==> flow/design.v (excerpt) <==
module pit(
	input               clk,
	input               rst_n,
	output              irq,
	input       [2:0]   io_address,
	input               io_read,
	output reg  [7:0]   io_readdata,
	input               io_write,
	input       [7:0]   io_writedata,
	output              speaker_out,
	input      [27:0]   clock_rate
);
clock: 3.38 ns
lec_check: 0
abc_area: 1
cap_margin: 20
core_margin: 2
core_utilization: 72
cts_cluster_diameter: 69
gpl_routability_driven: 0
place_density_lb_addon: 0.06
slew_margin: 20
run.sh (not shown) runs the stock make flow with config.mk's settings and CLKGATE_MAP_FILE=.
The first run finished but fails on negative setup slack.
==> next run, changes <==
- ABC_AREA: 1 -> not set
- CORE_UTILIZATION: 72 -> 65
- CTS_CLUSTER_DIAMETER: 69 -> not set
- GPL_ROUTABILITY_DRIVEN: 0 -> not set
- PLACE_DENSITY_LB_ADDON: 0.06 -> not set
- clock period: 3.38 -> 5.12 ns (I/O delays scaled with it)
This time the run passed the timing, design-rule and antenna checks.
Worst hold slack hardly moves.
Setup slack gains 1100 ps.
Routed wire length goes down by 20%.
Cell area goes down by 6.4%.
Fmax goes down by 14%.
Via count goes down by 17%.
Clock power goes down by 35%.
Area after synthesis goes down by 0.42%.
Cell count goes down by 15%.

========
Starting RTL as in the previous note.
Design pit, start of the top module:
module pit(
	input               clk,
	input               rst_n,
	output              irq,
	input       [2:0]   io_address,
	input               io_read,
	output reg  [7:0]   io_readdata,
	input               io_write,
	input       [7:0]   io_writedata,
	output              speaker_out,
	input      [27:0]   clock_rate
);
clock: 3.28 ns
lec_check: 0
abc_area: 1
cap_margin: 20
core_margin: 2
core_utilization: 72
cts_cluster_diameter: 153
place_density_lb_addon: 0.08
setup_slack_margin: 0.97
slew_margin: 20
The starting point did not get past global routing (5_1_grt).
Edit:
Settings changed: ABC_AREA 1 to not set, CORE_UTILIZATION 72 to 18, CTS_CLUSTER_DIAMETER 153 to not set, PLACE_DENSITY_LB_ADDON 0.08 to not set, SETUP_SLACK_MARGIN 0.97 to not set.
Clock period 3.28 ns to 11.3 ns, I/O delays scaled along.
Outcome: The changed run passed the timing, design-rule and antenna checks; synthesized area came out lower by 0.42%; die size came out higher to 3.9 times its value; synthesized cell count came out lower by 13%.

========
Starting RTL as in the previous note.
## pit
module pit(
	input               clk,
	input               rst_n,
	output              irq,
	input       [2:0]   io_address,
	input               io_read,
	output reg  [7:0]   io_readdata,
	input               io_write,
	input       [7:0]   io_writedata,
	output              speaker_out,
	input      [27:0]   clock_rate
);
==> flow/config.mk <==
export PLATFORM = sky130hd
export DESIGN_NAME = pit
export DESIGN_NICKNAME = pit
export VERILOG_FILES = /design/flow/design.v
export SDC_FILE = /design/flow/constraint.sdc
export NUM_CORES = 4
export LEC_CHECK = 0
export ABC_AREA = 1
export CAP_MARGIN = 20
export CORE_MARGIN = 2
export CORE_UTILIZATION = 72
export CTS_CLUSTER_DIAMETER = 153
export PLACE_DENSITY = 0.35
export SLEW_MARGIN = 20
==> flow/constraint.sdc <==
create_clock -name core_clock -period 3.28 [get_ports {clk}]
set_input_delay 0.6560 -clock core_clock [delete_from_list [all_inputs] [get_ports {clk}]]
set_output_delay 0.6560 -clock core_clock [all_outputs]
set_load 0.01 [all_outputs]
The baseline produced a layout that fails on negative setup slack.
Rerun with:
--- a/flow/config.mk
+++ b/flow/config.mk
@@ -11,4 +11,5 @@
 export CORE_UTILIZATION = 72
-export CTS_CLUSTER_DIAMETER = 153
+export CTS_CLUSTER_DIAMETER = 28
 export PLACE_DENSITY = 0.35
+export SETUP_SLACK_MARGIN = 0.88
 export SLEW_MARGIN = 20
Effect:
- The new run stopped in global routing
- synthesized area stays the same
- synthesized cell count stays the same
- die size stays the same
Rerun with:
--- a/flow/config.mk
+++ b/flow/config.mk
@@ -7,3 +7,2 @@
 export LEC_CHECK = 0
-export ABC_AREA = 1
 export CAP_MARGIN = 20
@@ -11,5 +10,3 @@
 export CORE_UTILIZATION = 72
-export CTS_CLUSTER_DIAMETER = 28
-export PLACE_DENSITY = 0.35
-export SETUP_SLACK_MARGIN = 0.88
+export PLACE_DENSITY = 0.67
 export SLEW_MARGIN = 20
==> flow/constraint.sdc (replaced) <==
create_clock -name core_clock -period 9.45 [get_ports {clk}]
set_input_delay 1.8900 -clock core_clock [delete_from_list [all_inputs] [get_ports {clk}]]
set_output_delay 1.8900 -clock core_clock [all_outputs]
set_load 0.01 [all_outputs]
This time the run produced a clean layout.
Die area is lower by 0.41%.
Area after synthesis is lower by about 0.4%.
Synthesized cell count goes down by 13%.

========
Starting RTL as in the previous note.
Settings: LEC_CHECK=0, ABC_AREA=1, CAP_MARGIN=20, CORE_MARGIN=2, CORE_UTILIZATION=72, CTS_CLUSTER_DIAMETER=364, CTS_CLUSTER_SIZE=14, PLACE_DENSITY_LB_ADDON=0.1, SETUP_SLACK_MARGIN=1.11, SLEW_MARGIN=20; clock period 3.85 ns.
The starting point finished with timing, DRC and antenna clean.
==> next run, changes <==
CTS_CLUSTER_DIAMETER = unset   (was 364)
CTS_CLUSTER_SIZE = unset   (was 14)
PLACE_DENSITY = 0.4   (was unset)
PLACE_DENSITY_LB_ADDON = unset   (was 0.1)
SETUP_SLACK_MARGIN = unset   (was 1.11)
clock period = 3.62 ns   (was 3.85 ns; I/O delays follow)
After rerunning: With this change the flow reached the layout checks and failed them: setup timing. Setup slack gets worse by 0.13 ns. Routed wire length drops by 7.3%. Synthesized area does not change. Die area does not change. Final area drops by about 2%. Sequential power climbs by about 5%.
==> next run, changes <==
SETUP_SLACK_MARGIN = 1.07   (was unset)
TNS_END_PERCENT = 5   (was unset)
The new run finished but failed the layout checks on setup timing.
Register-to-register slack degrades by 0.098 ns.
Clock-buffer cell count came out higher by 3.
Combinational power rises by roughly a tenth.
Power came out higher by a few percent.
Die area is unchanged.
Design area rose by a few percent.
==> next run, changes <==
ABC_AREA = unset   (was 1)
PLACE_DENSITY = 0.67   (was 0.4)
SETUP_SLACK_MARGIN = 1.41   (was 1.07)
clock period = 9.45 ns   (was 3.62 ns; I/O delays follow)
With this change the flow ran to the end with no violations.
Sequential power is lower by 62%.
Power is lower by 68%.
Worst setup slack is better by 4.7 ns.

========
Starting RTL as in the previous note.
export LEC_CHECK = 0
export CAP_MARGIN = 20
export CELL_PAD_IN_SITES_DETAIL_PLACEMENT = 0
export CORE_MARGIN = 2
export CORE_UTILIZATION = 40
export GPL_ROUTABILITY_DRIVEN = 0
export SETUP_SLACK_MARGIN = 0.14
export SLEW_MARGIN = 20
create_clock -name core_clock -period 3.56 [get_ports {clk}]
The first run produced a layout that fails on setup timing.
==> next run, changes <==
--- a/flow/config.mk
+++ b/flow/config.mk
@@ -8,7 +8,4 @@
 export CAP_MARGIN = 20
-export CELL_PAD_IN_SITES_DETAIL_PLACEMENT = 0
 export CORE_MARGIN = 2
 export CORE_UTILIZATION = 40
-export GPL_ROUTABILITY_DRIVEN = 0
-export SETUP_SLACK_MARGIN = 0.14
 export SLEW_MARGIN = 20
==> flow/constraint.sdc (replaced) <==
create_clock -name core_clock -period 10.0 [get_ports {clk}]
set_input_delay 2.0000 -clock core_clock [delete_from_list [all_inputs] [get_ports {clk}]]
set_output_delay 2.0000 -clock core_clock [all_outputs]
set_load 0.01 [all_outputs]
=> The new run completed without violations; total power went down by 69%; utilization went down by 3.7 points; maximum frequency went down by 32%; clock-buffer cell count went down by 2; worst setup slack improves by 4.7 ns; global-route usage went down by 0.66 points; final area went down by 7.6%.
==> next run, changes <==
--- a/flow/config.mk
+++ b/flow/config.mk
@@ -8,2 +8,3 @@
 export CAP_MARGIN = 20
+export CELL_PAD_IN_SITES_DETAIL_PLACEMENT = 2
 export CORE_MARGIN = 2
==> flow/constraint.sdc (replaced) <==
create_clock -name core_clock -period 3.56 [get_ports {clk}]
set_input_delay 0.7120 -clock core_clock [delete_from_list [all_inputs] [get_ports {clk}]]
set_output_delay 0.7120 -clock core_clock [all_outputs]
set_load 0.01 [all_outputs]
Now the flow finished but failed the layout checks on capacitance limit, slew limit, setup timing.
Die size stays the same.
First-iteration DRC count is higher to 2.7 times its value.
Global-route usage rose by 27 points.
Total power went up to 4.0 times its value.
==> next run, changes <==
--- a/flow/config.mk
+++ b/flow/config.mk
@@ -8,5 +8,4 @@
 export CAP_MARGIN = 20
-export CELL_PAD_IN_SITES_DETAIL_PLACEMENT = 2
 export CORE_MARGIN = 2
-export CORE_UTILIZATION = 40
+export CORE_UTILIZATION = 41
 export SLEW_MARGIN = 20
==> flow/constraint.sdc (replaced) <==
create_clock -name core_clock -period 5.47 [get_ports {clk}]
set_input_delay 1.0940 -clock core_clock [delete_from_list [all_inputs] [get_ports {clk}]]
set_output_delay 1.0940 -clock core_clock [all_outputs]
set_load 0.01 [all_outputs]
Now the flow completed with no timing, DRC or antenna violations.
Die area decreases by a few percent.
Routed wire length went down by well over a third.
Final area shrinks by roughly a tenth.
Cell count went down by a little under a tenth.

========
Starting RTL as in the previous note.
==> flow/design.v (excerpt) <==
module pit(
	input               clk,
	input               rst_n,
	output              irq,
	input       [2:0]   io_address,
	input               io_read,
	output reg  [7:0]   io_readdata,
	input               io_write,
	input       [7:0]   io_writedata,
	output              speaker_out,
	input      [27:0]   clock_rate
);
reg [27:0] clk_rate;
always @(posedge clk) clk_rate <= clock_rate;
reg ce_system_counter;
reg [27:0] sum;
always @(posedge clk) begin : system_counter
	reg [27:0] sum_next;
	sum_next = sum + 28'd2386362;  
	ce_system_counter <= 1'b0;
	if(rst_n == 1'b0) sum <= 28'd0;
	else if(sum_next >= clk_rate) begin
		sum <= sum_next - clk_rate;
		ce_system_counter <= 1'b1;
	end
	else sum <= sum_next;
end
reg system_clock;
always @(posedge clk) begin
    if(rst_n == 1'b0)           system_clock <= 1'b0;
    else if(ce_system_counter)  system_clock <= ~system_clock;
end
always @(posedge clk) if(io_read) io_readdata <=
    (io_read && io_address == 0) ? counter_0_readdata :
    (io_read && io_address == 1) ? counter_1_readdata :
  ...
Settings: LEC_CHECK=0, ABC_AREA=1, CAP_MARGIN=20, CORE_ASPECT_RATIO=0.51, CORE_MARGIN=2, CORE_UTILIZATION=40, CTS_CLUSTER_SIZE=86, HOLD_SLACK_MARGIN=0.17, MIN_ROUTING_LAYER=met1, SLEW_MARGIN=20, TNS_END_PERCENT=5; clock period 5.68 ns.
Edit:
--- a/flow/config.mk
+++ b/flow/config.mk
@@ -7,10 +7,6 @@
 export LEC_CHECK = 0
-export ABC_AREA = 1
 export CAP_MARGIN = 20
-export CORE_ASPECT_RATIO = 0.51
 export CORE_MARGIN = 2
 export CORE_UTILIZATION = 40
-export CTS_CLUSTER_SIZE = 86
-export HOLD_SLACK_MARGIN = 0.17
-export MIN_ROUTING_LAYER = met1
+export MIN_ROUTING_LAYER = met2
 export SLEW_MARGIN = 20
==> flow/constraint.sdc (replaced) <==
create_clock -name core_clock -period 10.0 [get_ports {clk}]
set_input_delay 2.0000 -clock core_clock [delete_from_list [all_inputs] [get_ports {clk}]]
set_output_delay 2.0000 -clock core_clock [all_outputs]
set_load 0.01 [all_outputs]
The new run ran to the end with no violations; worst hold slack improves by 0.014 ns; sequential share of layout area is about the same; cell area is about the same; combinational power decreases by 50%; worst setup slack improves by 3.7 ns; clock-buffer cell count increases by 18; routed wire length decreases by 13%; global-route usage increases by 7.9 points; fmax decreases by 12%.
Edit:
--- a/flow/config.mk
+++ b/flow/config.mk
@@ -9,5 +9,3 @@
 export CORE_MARGIN = 2
-export CORE_UTILIZATION = 40
-export MIN_ROUTING_LAYER = met2
+export CORE_UTILIZATION = 51
 export SLEW_MARGIN = 20
-export TNS_END_PERCENT = 5
==> flow/constraint.sdc (replaced) <==
create_clock -name core_clock -period 6.05 [get_ports {clk}]
set_input_delay 1.2100 -clock core_clock [delete_from_list [all_inputs] [get_ports {clk}]]
set_output_delay 1.2100 -clock core_clock [all_outputs]
set_load 0.01 [all_outputs]
Hold slack gets worse by 0.0097 ns.
Design area stays flat.
Synthesized cell count is unchanged.
Via count is lower by 28%.
Edit:
--- a/flow/config.mk
+++ b/flow/config.mk
@@ -9,3 +9,4 @@
 export CORE_MARGIN = 2
-export CORE_UTILIZATION = 51
+export CORE_UTILIZATION = 70
+export CTS_CLUSTER_SIZE = 14
 export SLEW_MARGIN = 20
==> flow/constraint.sdc (replaced) <==
create_clock -name core_clock -period 3.51 [get_ports {clk}]
set_input_delay 0.7020 -clock core_clock [delete_from_list [all_inputs] [get_ports {clk}]]
set_output_delay 0.7020 -clock core_clock [all_outputs]
set_load 0.01 [all_outputs]
With this change the flow completed, yet does not pass: negative setup slack.
Non-clock buffer count came out higher by 125.
Worst hold slack improved by 0.0065 ns.
Synthesized area is unchanged.
Via count increases by 11%.
Count of clock-buffer cells in the layout decreases by 4.
Cell count barely changes.
Setup slack is worse by 1.4 ns.
Edit:
--- a/flow/config.mk
+++ b/flow/config.mk
@@ -7,6 +7,7 @@
 export LEC_CHECK = 0
+export ABC_AREA = 1
 export CAP_MARGIN = 20
 export CORE_MARGIN = 2
-export CORE_UTILIZATION = 70
-export CTS_CLUSTER_SIZE = 14
+export CORE_UTILIZATION = 60
+export CTS_CLUSTER_SIZE = 96
 export SLEW_MARGIN = 20
==> flow/constraint.sdc (replaced) <==
create_clock -name core_clock -period 6.05 [get_ports {clk}]
set_input_delay 1.2100 -clock core_clock [delete_from_list [all_inputs] [get_ports {clk}]]
set_output_delay 1.2100 -clock core_clock [all_outputs]
set_load 0.01 [all_outputs]
This time the run ran to the end with no violations.
Sequential share of layout area climbs by 1.9 points.
Clock power drops by 37%.
Count of clock-buffer cells in the layout came out higher by 5.
Non-clock buffer count goes down by 141.
Edit:
--- a/flow/config.mk
+++ b/flow/config.mk
@@ -7,7 +7,6 @@
 export LEC_CHECK = 0
-export ABC_AREA = 1
 export CAP_MARGIN = 20
 export CORE_MARGIN = 2
-export CORE_UTILIZATION = 60
-export CTS_CLUSTER_SIZE = 96
+export CORE_UTILIZATION = 50
+export SETUP_SLACK_MARGIN = 1.08
 export SLEW_MARGIN = 20
==> flow/constraint.sdc (replaced) <==
create_clock -name core_clock -period 4.26 [get_ports {clk}]
set_input_delay 0.8520 -clock core_clock [delete_from_list [all_inputs] [get_ports {clk}]]
set_output_delay 0.8520 -clock core_clock [all_outputs]
set_load 0.01 [all_outputs]
What happened: Maximum frequency goes up by 21%. Non-clock buffer count goes up by 84. Final cell count goes down by 8.0%. Combinational power goes up by about 60%.

========
pit again, from the RTL that the note above started with.
## pit
module pit(
	input               clk,
	input               rst_n,
	output              irq,
	input       [2:0]   io_address,
	input               io_read,
	output reg  [7:0]   io_readdata,
	input               io_write,
	input       [7:0]   io_writedata,
	output              speaker_out,
	input      [27:0]   clock_rate
);
==> flow/config.mk <==
export PLATFORM = sky130hd
export DESIGN_NAME = pit
export DESIGN_NICKNAME = pit
export VERILOG_FILES = /design/flow/design.v
export SDC_FILE = /design/flow/constraint.sdc
export NUM_CORES = 4
export LEC_CHECK = 0
export CAP_MARGIN = 15
export CORE_MARGIN = 2
export CORE_UTILIZATION = 72
export PLACE_DENSITY = 0.67
export SETUP_SLACK_MARGIN = -0.61
export SLEW_MARGIN = 20
==> flow/constraint.sdc <==
create_clock -name core_clock -period 7.88 [get_ports {clk}]
set_input_delay 1.5760 -clock core_clock [delete_from_list [all_inputs] [get_ports {clk}]]
set_output_delay 1.5760 -clock core_clock [all_outputs]
set_load 0.01 [all_outputs]
Then changed:
Settings changed: CAP_MARGIN 15 to 20, PLACE_DENSITY 0.67 to 0.35, SETUP_SLACK_MARGIN -0.61 to 2.44.
Clock period 7.88 ns to 9.45 ns, I/O delays scaled along.
Area after synthesis does not change.
Final cell count stays flat.
Wire length is about the same.
Then changed:
Settings changed: ABC_AREA from default to 1, CTS_CLUSTER_SIZE from default to 97, PLACE_DENSITY 0.35 to 0.4, SETUP_SLACK_MARGIN 2.44 to default.
Clock period 9.45 ns to 3.04 ns, I/O delays scaled along.
Effect: The changed run finished but failed the layout checks on setup timing; design area came out higher by about 12%; synthesized cell count increases by about 15%; clock power goes up to 3.6 times its value; utilization rises by 8.1 points.
Power and IR drop assume default switching activity.
